Setup of run A:
Design k580vm80a, start of the top module:
module k580vm80a
(
   input         pin_clk,        
   input         pin_f1,         
   input         pin_f2,         
   input         pin_reset,      
   output [15:0] pin_a,          
   output  [7:0] pin_dout,       
   input   [7:0] pin_din,        
   output        pin_aena,       
   output        pin_dena,       
   input         pin_hold,      
   output        pin_hlda,      
   input         pin_ready,     
   output        pin_wait,      
   input         pin_int,       
   output        pin_inte,      
   output        pin_sync,      
   output        pin_dbin,      
   output        pin_wr_n
);
For scale: about 47 I/O pins, roughly 0.013 sq mm of cells after synthesis.
Settings: LEC_CHECK=0, ABC_AREA=1, CAP_MARGIN=20, CELL_PAD_IN_SITES_DETAIL_PLACEMENT=0, CELL_PAD_IN_SITES_GLOBAL_PLACEMENT=0, CORE_MARGIN=2, CORE_UTILIZATION=72, CTS_CLUSTER_DIAMETER=189, CTS_CLUSTER_SIZE=15, GPL_ROUTABILITY_DRIVEN=0, GPL_TIMING_DRIVEN=1, MAX_ROUTING_LAYER=met5, PLACE_DENSITY_LB_ADDON=0.06, SLEW_MARGIN=30; clock period 3.6 ns.
run.sh (not shown) runs the stock make flow with config.mk's settings and CLKGATE_MAP_FILE=.
What ended run A was a tool error in global routing (5_1_grt); the run never finished.
Edits applied to the flow inputs when going from run A to run B:
- changing CORE_UTILIZATION from 72 to 40
- removing CTS_CLUSTER_DIAMETER (formerly 189)
- removing MAX_ROUTING_LAYER (formerly met5)
- removing CELL_PAD_IN_SITES_GLOBAL_PLACEMENT (formerly 0)
- removing CTS_CLUSTER_SIZE (formerly 15)
- removing CELL_PAD_IN_SITES_DETAIL_PLACEMENT (formerly 0)
- removing ABC_AREA (formerly 1)
- removing GPL_TIMING_DRIVEN (formerly 1)
- changing SLEW_MARGIN from 30 to 20
- removing PLACE_DENSITY_LB_ADDON (formerly 0.06)
- removing GPL_ROUTABILITY_DRIVEN (formerly 0)
- changing the clock period (ns, I/O delays scaled along) from 3.6 to 8.58
### Flow results
Run A did not make it past global routing (5_1_grt), where a tool error ended it.
Run B finished every stage and its layout cleared the timing, DRC and antenna checks.
Sort run A and run B by die size desc -> top: run B
Post-DP HPWL in run B is about 15% higher than in run A
Delta(fraction of the mapped netlist area in simple logic gates, run B - run A) < 0
Of run A and run B, the run reporting the higher post-placement cell count was run A.
Run B has synthesized cell count below what run A had.
Compared to run A, run B has sequential-to-total area share from yosys stat 3.8 points lower.
Max area figure in the yosys stat output across run A and run B: run B
Min compound-cell area share of the yosys netlist across run A and run B: run A
## Diff of input files: run C against run B
- a change of CORE_UTILIZATION from 40 to 72
- an added ABC_AREA of 1
- an added CTS_CLUSTER_SIZE of 14
- a change of the clock period (ns, I/O delays scaled along) from 8.58 to 3.84
==> comparison <==
From run B to run C the numbers moved as follows: area after synthesis moved down, area after detailed placement moved down, synthesized cell count moved up, area fraction in full adders, half adders and majority gates moved up.
Run C reports a lower number of rows created at floorplan than run B does.
Run C: chip footprint lower than run B
Compare run C and run B | synthesized chip area reported by yosys lower: run C
Across run C and run B, a clean result was obtained everywhere but in run C.
Status(run C) = ERROR, stage = global routing (5_1_grt)
Run C vs run B, multiplexer fraction of the synthesized cell area went down by 1.3 points.
Edits applied to the flow inputs when going from run C to run D:
- CORE_UTILIZATION: 72 -> 57
- ABC_AREA: 1 -> unset
- CTS_CLUSTER_SIZE: 14 -> unset
- the clock period (ns, I/O delays scaled along): 3.84 -> 6.29
Findings:
Run D finished all stages; the layout is clean.
In run D relative to run C, final estimated routing congestion in global placement had gone down by a little under 10%.
In the tables for run D and run C, fraction of synthesized area in multiplexers reads lower with run C.
The run showing the greater count of distinct cell types in the synthesized netlist is run D.
Relative to run C, the number of buffers created by CTS measured on run D has increased by a few percent.
Compare run D and run C | share of synthesized cell area in full adder, half adder and majority cells higher: run C
Compared with run C, run D degrades synthesized cell area.

* * *

k580vm80a again, from the RTL that the note above started with.
export LEC_CHECK = 0
export ABC_AREA = 1
export CAP_MARGIN = 20
export CORE_MARGIN = 2
export CORE_UTILIZATION = 40
export MAX_ROUTING_LAYER = met4
export SLEW_MARGIN = 20
create_clock -name core_clock -period 8.0 [get_ports {pin_clk}]
Rerun with:
--- a/flow/config.mk
+++ b/flow/config.mk
@@ -10,4 +10,4 @@
 export CORE_MARGIN = 2
-export CORE_UTILIZATION = 40
-export MAX_ROUTING_LAYER = met4
+export CORE_UTILIZATION = 66
+export CTS_CLUSTER_SIZE = 71
 export SLEW_MARGIN = 20
==> flow/constraint.sdc (replaced) <==
create_clock -name core_clock -period 3.75 [get_ports {pin_clk}]
set_input_delay 0.7500 -clock core_clock [delete_from_list [all_inputs] [get_ports {pin_clk}]]
set_output_delay 0.7500 -clock core_clock [all_outputs]
set_load 0.01 [all_outputs]
Outcome:
- This time the run reached the layout checks and failed them: negative setup slack
- final area goes up by 9.8%
- register-to-register slack gets worse by 3200 ps
- worst setup slack gets worse by 3200 ps
- sequential share of layout area goes down by 4.5 points
- die area goes down by 39%
- synthesized cell count does not change
- hold slack gets better by 14 ps
- clock-buffer cell count goes down by 2
- sequential power goes up by 110%
Rerun with:
--- a/flow/config.mk
+++ b/flow/config.mk
@@ -10,4 +10,5 @@
 export CORE_MARGIN = 2
-export CORE_UTILIZATION = 66
-export CTS_CLUSTER_SIZE = 71
+export CORE_UTILIZATION = 72
+export CTS_CLUSTER_DIAMETER = 398
+export SETUP_SLACK_MARGIN = 0.25
 export SLEW_MARGIN = 20
==> flow/constraint.sdc (replaced) <==
create_clock -name core_clock -period 3.6 [get_ports {pin_clk}]
set_input_delay 0.7200 -clock core_clock [delete_from_list [all_inputs] [get_ports {pin_clk}]]
set_output_delay 0.7200 -clock core_clock [all_outputs]
set_load 0.01 [all_outputs]
The changed run did not get past global routing (5_1_grt), error GRT-0232.
Synthesized cell count does not change.
Die area is lower by 8.1%.
Synthesized area does not change.
Power is estimated from default activity; no workload was simulated.
